==> inputs of branch delta <==
Design MatrixMultUnit, start of the top module:
module MatrixMultUnit(
  input wire reset_n                      ,  
  input wire clk                          ,
  input wire dut_valid                    , 
  output wire dut_ready                   ,
  output wire                           dut__tb__sram_input_write_enable  ,
  output wire [16-1 : 0     ]   dut__tb__sram_input_write_address ,
  output wire [32-1 : 0     ]   dut__tb__sram_input_write_data    ,
  output reg  [16-1 : 0     ]   dut__tb__sram_input_read_address  , 
  input  wire [32-1 : 0     ]   tb__dut__sram_input_read_data     ,     
  output wire                           dut__tb__sram_weight_write_enable  ,
  output wire [16-1 : 0     ]   dut__tb__sram_weight_write_address ,
  output wire [32-1 : 0     ]   dut__tb__sram_weight_write_data    ,
  output reg  [16-1 : 0     ]   dut__tb__sram_weight_read_address  , 
  input  wire [32-1 : 0     ]   tb__dut__sram_weight_read_data     ,     
  output wire                           dut__tb__sram_result_write_enable  ,
  output reg  [16-1 : 0     ]   dut__tb__sram_result_write_address ,
  output wire [32-1 : 0     ]   dut__tb__sram_result_write_data    ,
  output reg  [16-1 : 0     ]   dut__tb__sram_result_read_address  , 
  input  wire [32-1 : 0     ]   tb__dut__sram_result_read_data     ,    
  output wire                           dut__tb__sram_scratchpad_write_enable  ,
  output reg  [16-1 : 0     ]   dut__tb__sram_scratchpad_write_address ,
  output wire [32-1 : 0     ]   dut__tb__sram_scratchpad_write_data    ,
  output reg  [16-1 : 0     ]   dut__tb__sram_scratchpad_read_address  , 
  input  wire [32-1 : 0     ]   tb__dut__sram_scratchpad_read_data  
);
==> flow/config.mk <==
export PLATFORM = sky130hd
export DESIGN_NAME = MatrixMultUnit
export DESIGN_NICKNAME = MatrixMultUnit
export VERILOG_FILES = /design/flow/design.v
export SDC_FILE = /design/flow/constraint.sdc
export NUM_CORES = 4
export LEC_CHECK = 0
export CAP_MARGIN = 0
export CORE_MARGIN = 2
export CORE_UTILIZATION = 72
export CTS_CLUSTER_DIAMETER = 30
export CTS_CLUSTER_SIZE = 34
export SLEW_MARGIN = 20
==> flow/constraint.sdc <==
create_clock -name core_clock -period 7.59 [get_ports {clk}]
set_input_delay 1.5180 -clock core_clock [delete_from_list [all_inputs] [get_ports {clk}]]
set_output_delay 1.5180 -clock core_clock [all_outputs]
set_load 0.01 [all_outputs]
run.sh (not shown) runs the stock make flow with config.mk's settings and CLKGATE_MAP_FILE=.
==> branch indigo: changes against branch delta <==
- CAP_MARGIN: 0 -> 20
- CORE_UTILIZATION: 72 -> 40
- CTS_CLUSTER_DIAMETER: 30 -> default
- CTS_CLUSTER_SIZE: 34 -> default
- MAX_ROUTING_LAYER: default -> met4
- SLEW_MARGIN: 20 -> 25
==> flow/constraint.sdc (replaced) <==
create_clock -name core_clock -period 10.0 [get_ports {clk}]
set_input_delay 2.0000 -clock core_clock [delete_from_list [all_inputs] [get_ports {clk}]]
set_output_delay 2.0000 -clock core_clock [all_outputs]
set_load 0.01 [all_outputs]
==> branch violet: changes against branch delta <==
- CAP_MARGIN: 0 -> 15
- CORE_UTILIZATION: 72 -> 71
- CTS_CLUSTER_DIAMETER: 30 -> default
- CTS_CLUSTER_SIZE: 34 -> 41
- SETUP_SLACK_MARGIN: default -> 1.96
==> flow/constraint.sdc (replaced) <==
create_clock -name core_clock -period 6.59 [get_ports {clk}]
set_input_delay 1.3180 -clock core_clock [delete_from_list [all_inputs] [get_ports {clk}]]
set_output_delay 1.3180 -clock core_clock [all_outputs]
set_load 0.01 [all_outputs]
==> summary.txt <==
Outcome - finished clean
Setup TNS - 0 ns
Worst r2r dst - last_element_of_calculated_input_row_address[14]
Cell count along the critical path - 27
Worst R2R Path Depth - 27
Flop share of the area - 16.8%
CORE AREA - 137000 sq um
H-tree levels - 2
CP max stage delay - 0.75 ns
Register area - 10400 sq um
Detailed Route Iter0 Violations - 3969
Post-layout period usage - 83.2%
Reg2Reg Launch Point - number_of_input_rows[2]
Clock network area share - 3.14%
Worst setup path end - last_element_of_calculated_input_row_address[14]
the above is filed under branch indigo

==> summary.txt <==
Outcome - failed layout checks
SO Viols - negative setup slack
CORE AREA - 77500 sq um
Detailed Route Iter0 Violations - 10100
PnR worst setup slack - -1.39 ns
Final setup fails - 42
Worst r2r dst - accumulated_result[30]
Post-layout period usage - 121%
Cell count along the critical path - 27
CP max stage delay - 0.73 ns
Flop share of the area - 15.2%
the above is filed under branch violet

==> summary.txt <==
Clock network area share - 6.16%
Worst setup path end - accumulated_result[30]
Outcome - finished clean
CORE AREA - 76100 sq um
Worst r2r dst - accumulated_result[30]
Post-layout period usage - 98.2%
Worst R2R Path Depth - 25
Reg2Reg Launch Point - weight_data[0]
CP max stage delay - 0.64 ns
PnR worst setup slack - 0.140 ns
Flop share of the area - 16.4%
Cell count along the critical path - 25
Detailed Route Iter0 Violations - 6324
Setup TNS - 0 ns
the above is filed under branch delta


========
==> 11-16 <==
Starting RTL as in the previous note.
export LEC_CHECK = 0
export CAP_MARGIN = 20
export CORE_MARGIN = 2
export CORE_UTILIZATION = 66
export CTS_CLUSTER_DIAMETER = 230
export SLEW_MARGIN = 20
create_clock -name core_clock -period 6.32 [get_ports {clk}]
==> 01-27: changes against 11-16 <==
Settings changed: ABC_AREA set to 1, CORE_UTILIZATION 66 to 19, CTS_CLUSTER_DIAMETER 230 to unset, SLEW_MARGIN 20 to 35.
==> flow/constraint.sdc (replaced) <==
create_clock -name core_clock -period 10.0 [get_ports {clk}]
set_input_delay 2.0000 -clock core_clock [delete_from_list [all_inputs] [get_ports {clk}]]
set_output_delay 2.0000 -clock core_clock [all_outputs]
set_load 0.01 [all_outputs]
==> 03-22: changes against 11-16 <==
Settings changed: ABC_AREA set to 1, CORE_UTILIZATION 66 to 71, CTS_CLUSTER_DIAMETER 230 to unset, CTS_CLUSTER_SIZE set to 41, MAX_ROUTING_LAYER set to met4.
==> flow/constraint.sdc (replaced) <==
create_clock -name core_clock -period 5.26 [get_ports {clk}]
set_input_delay 1.0520 -clock core_clock [delete_from_list [all_inputs] [get_ports {clk}]]
set_output_delay 1.0520 -clock core_clock [all_outputs]
set_load 0.01 [all_outputs]
==> results <==
Achievable Freq: 03-22 -; 01-27 124 MHz; 11-16 139 MHz
Number of cells on the critical path: 03-22 -; 01-27 42; 11-16 32
Number of tap instances: 03-22 -; 01-27 3978; 11-16 1080
Final sum of negative setup slack: 03-22 -; 01-27 0 ps; 11-16 -10050 ps
Worst hold stages: 03-22 -; 01-27 1; 11-16 1
Cell class ranked first by area: 03-22 -; 01-27 logic gates; 11-16 logic gates
Wire per inst: 03-22 -; 01-27 18.6 um; 11-16 22.9 um
Placed Instance Area: 03-22 0.0676 sq mm; 01-27 0.0647 sq mm; 11-16 0.0630 sq mm
Met3 routed WL: 03-22 -; 01-27 20.7 mm; 11-16 24.6 mm
Routed wl met2: 03-22 -; 01-27 98.1 mm; 11-16 84.7 mm
Launch instance of the worst register-to-register path: 03-22 -; 01-27 number_of_input_rows[1]$_DFFE_PN0P_; 11-16 number_of_weight_cols[2]$_DFFE_PN0P_
Number of flip-flops and latches: 03-22 -; 01-27 414; 11-16 414
Cell with the biggest individual delay on the critical path: 03-22 -; 01-27 sky130_fd_sc_hd__dfrtp_1; 11-16 sky130_fd_sc_hd__fa_1
Number of inserted filler cells in the final layout: 03-22 -; 01-27 33800; 11-16 5436
Data buffer area share: 03-22 -; 01-27 5.45%; 11-16 13.0%
Area used by multi-input combinational logic: 03-22 -; 01-27 0.0400 sq mm; 11-16 0.0420 sq mm
Worst R2R Path Depth: 03-22 -; 01-27 42; 11-16 32
Status: 03-22 stopped before the end; 01-27 finished clean; 11-16 failed layout checks
Last stage reached: 03-22 5_1_grt; 01-27 -; 11-16 -
Reasons for failing layout checks: 03-22 -; 01-27 -; 11-16 negative setup slack
Core utilization of the finished layout: 03-22 -; 01-27 22.1%; 11-16 80.8%
Setup violations, final: 03-22 -; 01-27 0; 11-16 25
Area delta synth->final: 03-22 -; 01-27 15.5%; 11-16 21.5%
Post-layout period usage of the worst path: 03-22 -; 01-27 80.5%; 11-16 114%
Netlist Area Pre-Place: 03-22 0.0579 sq mm; 01-27 0.0579 sq mm; 11-16 0.0555 sq mm
